## job 101
Design axi_gpio, start of the top module:
module axi_gpio #(
    parameter int N_GPIOS = 32,
    parameter int AXI_ADDR_WIDTH = 12,
    parameter int AXI_DATA_WIDTH = 32
)(
   input aclk,
   input aresetn, 
   input  logic [N_GPIOS-1:0] gpio_in_raw ,
   output logic [N_GPIOS-1:0] gpio_out,
   output logic irq,  
   output logic arready,
   input logic [AXI_ADDR_WIDTH-1:0] araddr,
   input logic arvalid,
   output logic [AXI_DATA_WIDTH-1:0] rdata,
   output logic [1:0] rresp,
   output logic rvalid,
   input logic rready,
   input logic wvalid,
   output logic wready,
   input logic [AXI_DATA_WIDTH-1:0] wdata,
   input logic [AXI_DATA_WIDTH/8-1:0] wstrb,
   input logic bready,
   output logic bvalid,
   output logic [1:0] bresp,
   output logic awready,
   input logic [AXI_ADDR_WIDTH-1:0] awaddr,
   input logic awvalid
);
  localparam logic [31:0] VERSION = 32'h0001_0000;
  localparam int WORD_IDX_W = (AXI_ADDR_WIDTH >= 2) ? (AXI_ADDR_WIDTH-2) : 1;
  localparam logic [WORD_IDX_W-1:0] VERSION_WORD = 'h0B;  
  localparam logic [WORD_IDX_W-1:0] SCRATCH_WORD = 'h0C;  
  localparam logic [WORD_IDX_W-1:0] DIR_WORD       = 'h000;  
  localparam logic [WORD_IDX_W-1:0] OUT_WORD       = 'h001;  
  localparam logic [WORD_IDX_W-1:0] OUT_SET_WORD   = 'h002;  
  localparam logic [WORD_IDX_W-1:0] OUT_CLR_WORD   = 'h003;  
  localparam logic [WORD_IDX_W-1:0] IN_WORD        = 'h004;  
  localparam logic [WORD_IDX_W-1:0] IRQ_MASK_WORD  = 'h005;  
  localparam logic [WORD_IDX_W-1:0] IRQ_STATUS_WORD= 'h006;  
  localparam logic [WORD_IDX_W-1:0] IRQ_CLEAR_WORD = 'h007;  
  localparam logic [WORD_IDX_W-1:0] EDGE_EN_WORD   = 'h008;  
  localparam logic [WORD_IDX_W-1:0] EDGE_POL_WORD  = 'h009;  
  localparam logic [WORD_IDX_W-1:0] LVL_POL_WORD   = 'h00A;  
  localparam logic [WORD_IDX_W-1:0] DEBOUNCE_WORD  = 'h00D;  
  logic [AXI_DATA_WIDTH-1:0] scratch_q;  
  logic [N_GPIOS-1:0] dir_q, out_q;
  logic [N_GPIOS-1:0] in_meta, in_sync;  
  logic [N_GPIOS-1:0] clr_mask, clr_mask_next;
  ...
Size: about 4700 cells after synthesis, ~800 flip-flops, about 41000 µm² of cells after synthesis.
Settings: LEC_CHECK=0, ABC_AREA=1, CAP_MARGIN=20, CORE_MARGIN=2, CORE_UTILIZATION=40, CTS_CLUSTER_DIAMETER=230, MAX_ROUTING_LAYER=met4, SETUP_SLACK_MARGIN=1.48, SLEW_MARGIN=10; clock period 5.0 ns.
run.sh (not shown) runs the stock make flow with config.mk's settings and CLKGATE_MAP_FILE=.
Job 101 ran to completion and came out clean on the timing, DRC and antenna checks.
Changes in job 102 relative to job 101:
- ABC_AREA removed (was 1)
- MAX_ROUTING_LAYER removed (was met4)
- CTS_CLUSTER_SIZE newly set to 33
- CORE_UTILIZATION changed from 40 to 71
- CTS_CLUSTER_DIAMETER removed (was 230)
- SLEW_MARGIN changed from 10 to 20
- SETUP_SLACK_MARGIN removed (was 1.48)
- the clock period (ns, I/O delays scaled along) changed from 5.0 to 2.38
## What came out
The layout from job 102, despite a flow that completed every stage, fails the layout checks, with the failing checks listed as setup timing.
Total cells reported by yosys after synthesis in job 102 vs job 101: down 1177
The power in job 101 is 0.51 times that in job 102.
Adder-cell share of the synthesized area, job 101 and job 102, lower one = job 101.
Summary: with job 101 as the reference, synthesized area in job 102 moved down by a few percent.
Job 102 vs job 101, class of the tightest hold or removal check: input pin to flop vs flop to flop
Edits applied to the flow inputs when going from job 102 to job 103:
- clearing CTS_CLUSTER_SIZE, which used to be 33
- swapping 71 for 43 in CORE_UTILIZATION
- swapping 2.38 for 3.82 in the clock period (ns, I/O delays scaled along)
### Flow results
- Job 103 finished all stages; the layout is clean.
- In the tables for job 103 and job 102, first-pass GRT wire length reads higher with job 102.
- Diff job 102 -> job 103: floorplan die area saw an increase, number of DRC violations after detailed routing saw little to no change, cell area saw a decrease.
[inputs] job 104 vs job 103
- CORE_UTILIZATION changed from 43 to 60
- the clock period (ns, I/O delays scaled along) changed from 3.82 to 2.2
Job 104 vs job 103: final routed wire length divided by cell count up by more than 10%. Number of clock buffers in the layout: job 104 vs job 103 up 13. Area growth from synthesis to layout ends up higher on job 104. Job 103 ran to completion and came out clean on the timing, DRC and antenna checks. Finished, but not clean: job 104, with setup timing. Job 104 against job 103: cell row count down about 15%, part of the power in combinational logic up 5.3 points.
Input-level comparison between job 105 and job 104:
- SETUP_SLACK_MARGIN now 1.0, previously not set
- CORE_UTILIZATION now 57, was 60
- the clock period (ns, I/O delays scaled along) now 3.75, was 2.2
Results
Job 105: flow completed, timing, DRC and antenna clean. When job 105 is measured against job 104, its worst voltage drop across the vdd grid turns out 36% lower. Job 105 vs job 104 — global placer's final weighted congestion dropped 5.1%. Between job 104 and job 105, the flow reports non-clock buffer count decreasing by more than half. Sort job 105 and job 104 by clock skew asc -> top: job 104. Job 105: sequential share of layout area 6.0 points above job 104. Summary — cell count, job 105 relative to job 104: lower, by 311.
Power figures rest on the tool's default switching activity, not on a simulated workload.
